==> inputs of 05-09 <==
## breakout
module breakout(
    input  clk,
    input  rst,
    input  rota,
    input  rotb,
    input  de,
    output red,
    output green,
    output blue,
    output hsync,
    output vsync
    );
clock: 16.3 ns
lec_check: 0
abc_area: 1
cap_margin: 30
core_margin: 2
core_utilization: 68
hold_slack_margin: 0.3
setup_slack_margin: -1.27
slew_margin: 20
run.sh (not shown) runs the stock make flow with config.mk's settings and CLKGATE_MAP_FILE=.
==> inputs of 05-21, as changes to 05-09 <==
CAP_MARGIN = 20   (was 30)
CORE_UTILIZATION = 72   (was 68)
CTS_CLUSTER_SIZE = 10   (was default)
HOLD_SLACK_MARGIN = default   (was 0.3)
SETUP_SLACK_MARGIN = 1.62   (was -1.27)
==> flow/constraint.sdc (replaced) <==
create_clock -name core_clock -period 5.97 [get_ports {clk}]
set_input_delay 1.1940 -clock core_clock [delete_from_list [all_inputs] [get_ports {clk}]]
set_output_delay 1.1940 -clock core_clock [all_outputs]
set_load 0.01 [all_outputs]
==> flow_summary.ini <==
; implementation run metrics
[status]
run_status = complete, no violations

[finish]
sh_seq_area_pct = 28.1
n_all_buffers = 19
nFillCells = 1490

[critical_path]
reg2reg_depth = 16
arrival_ps = 4050
worstPathCellList = inv_1 -> o21ai_0 -> nand3_1 -> nor3_1 -> xor2_1 -> ha_1 -> a21o_1 -> nor2_1 -> nand2_1 -> nand2_1 -> nand2_1 -> a21oi_1 -> nand3_4 -> nand3_1 -> inv_1 -> nand3_1 -> clkdlybuf4s50_1
required_ps = 13040

[sta]
worst_pin_slew_ps = 833
slew_headroom_pct = 44.5

[route]
first_pass_iters = 5
m1WireLength_um = 14600
wl_per_cell_um = 16.0

[pwr]
seq-power_uw = 459
powerClk_uw = 453
comb_cell_power_uw = 67.1
p_switching_uw = 264
p_clk_share_pct = 46.3

[min_path]
hp-start = game_inst.Ybounce$_SDFFE_PP0P_

[place]
placed_cells = 2041
routabilityCongestion = 1.04
# the run above: 05-09

==> flow_summary.ini <==
; implementation run metrics
[critical_path]
reg2reg_depth = 18
required_ps = 4780
arrival_ps = 3190

[place]
placed_cells = 2039
routabilityCongestion = 1.03

[pwr]
comb_cell_power_uw = 194
powerClk_mw = 1.18
p_clk_share_pct = 45.1

[status]
run_status = complete, no violations

[finish]
nFillCells = 1265
sh_seq_area_pct = 27.8
n_all_buffers = 36

[min_path]
hp-start = game_inst.missTimer[0]$_SDFFE_PP0P_

[sta]
slew_headroom_pct = 25.8

[route]
first_pass_iters = 7
wl_per_cell_um = 17.1
# the run above: 05-21


* * *

==> inputs of lagoon <==
breakout again, from the RTL that the note above started with.
clock: 15.1 ns
lec_check: 0
abc_area: 1
cap_margin: 20
cell_pad_in_sites_detail_placement: 2
cell_pad_in_sites_global_placement: 3
core_aspect_ratio: 1.49
core_margin: 10
core_utilization: 31
cts_cluster_diameter: 213
cts_cluster_size: 91
gpl_routability_driven: 0
gpl_timing_driven: 1
place_density: 0.82
slew_margin: 20
tns_end_percent: 95
==> inputs of nickel, as changes to lagoon <==
- CELL_PAD_IN_SITES_DETAIL_PLACEMENT: 2 -> default
- CELL_PAD_IN_SITES_GLOBAL_PLACEMENT: 3 -> default
- CORE_ASPECT_RATIO: 1.49 -> default
- CORE_MARGIN: 10 -> 2
- CORE_UTILIZATION: 31 -> 72
- CTS_CLUSTER_DIAMETER: 213 -> default
- CTS_CLUSTER_SIZE: 91 -> default
- GPL_ROUTABILITY_DRIVEN: 0 -> default
- GPL_TIMING_DRIVEN: 1 -> default
- PLACE_DENSITY: 0.82 -> default
- PLACE_DENSITY_LB_ADDON: default -> 0.2
- SETUP_SLACK_MARGIN: default -> 1.95
- TNS_END_PERCENT: 95 -> default
==> flow/constraint.sdc (replaced) <==
create_clock -name core_clock -period 7.37 [get_ports {clk}]
set_input_delay 1.4740 -clock core_clock [delete_from_list [all_inputs] [get_ports {clk}]]
set_output_delay 1.4740 -clock core_clock [all_outputs]
set_load 0.01 [all_outputs]
==> inputs of sierra, as changes to lagoon <==
- ABC_AREA: 1 -> default
- CORE_ASPECT_RATIO: 1.49 -> default
- CORE_MARGIN: 10 -> 8
- CORE_UTILIZATION: 31 -> 40
- CTS_CLUSTER_DIAMETER: 213 -> default
- CTS_CLUSTER_SIZE: 91 -> default
- GPL_ROUTABILITY_DRIVEN: 0 -> default
- GPL_TIMING_DRIVEN: 1 -> default
- MIN_ROUTING_LAYER: default -> met2
- PLACE_DENSITY: 0.82 -> default
- TNS_END_PERCENT: 95 -> default
==> flow/constraint.sdc (replaced) <==
create_clock -name core_clock -period 40.0 [get_ports {clk}]
set_input_delay 8.0000 -clock core_clock [delete_from_list [all_inputs] [get_ports {clk}]]
set_output_delay 8.0000 -clock core_clock [all_outputs]
set_load 0.01 [all_outputs]
==> inputs of raven, as changes to lagoon <==
- ABC_AREA: 1 -> default
- CELL_PAD_IN_SITES_DETAIL_PLACEMENT: 2 -> default
- CELL_PAD_IN_SITES_GLOBAL_PLACEMENT: 3 -> default
- CORE_ASPECT_RATIO: 1.49 -> default
- CORE_MARGIN: 10 -> 2
- CORE_UTILIZATION: 31 -> 40
- CTS_CLUSTER_DIAMETER: 213 -> default
- CTS_CLUSTER_SIZE: 91 -> default
- GPL_ROUTABILITY_DRIVEN: 0 -> default
- GPL_TIMING_DRIVEN: 1 -> default
- PLACE_DENSITY: 0.82 -> default
- TNS_END_PERCENT: 95 -> default
==> flow/constraint.sdc (replaced) <==
create_clock -name core_clock -period 11.8 [get_ports {clk}]
set_input_delay 2.3600 -clock core_clock [delete_from_list [all_inputs] [get_ports {clk}]]
set_output_delay 2.3600 -clock core_clock [all_outputs]
set_load 0.01 [all_outputs]
==> comparison <==
- raven finished clean. nickel ran to the end with no violations. lagoon finished clean. sierra passed the timing, design-rule and antenna checks.
- In lagoon the first-iteration DRC count is smaller than in raven, by 42%.
- Core utilization, lowest first: lagoon, sierra, raven, nickel.
- Combinational power, highest first: nickel, lagoon, raven, sierra.
- Count of clock-buffer cells in the layout is the same in raven and nickel.
- Worst hold slack: lagoon < raven < nickel < sierra.
- Die area: nickel < raven < sierra < lagoon.
- Clock power: sierra < lagoon < raven < nickel.
- Against raven, the cell area of sierra is higher by about 0.25%.
Power and IR drop assume default switching activity.
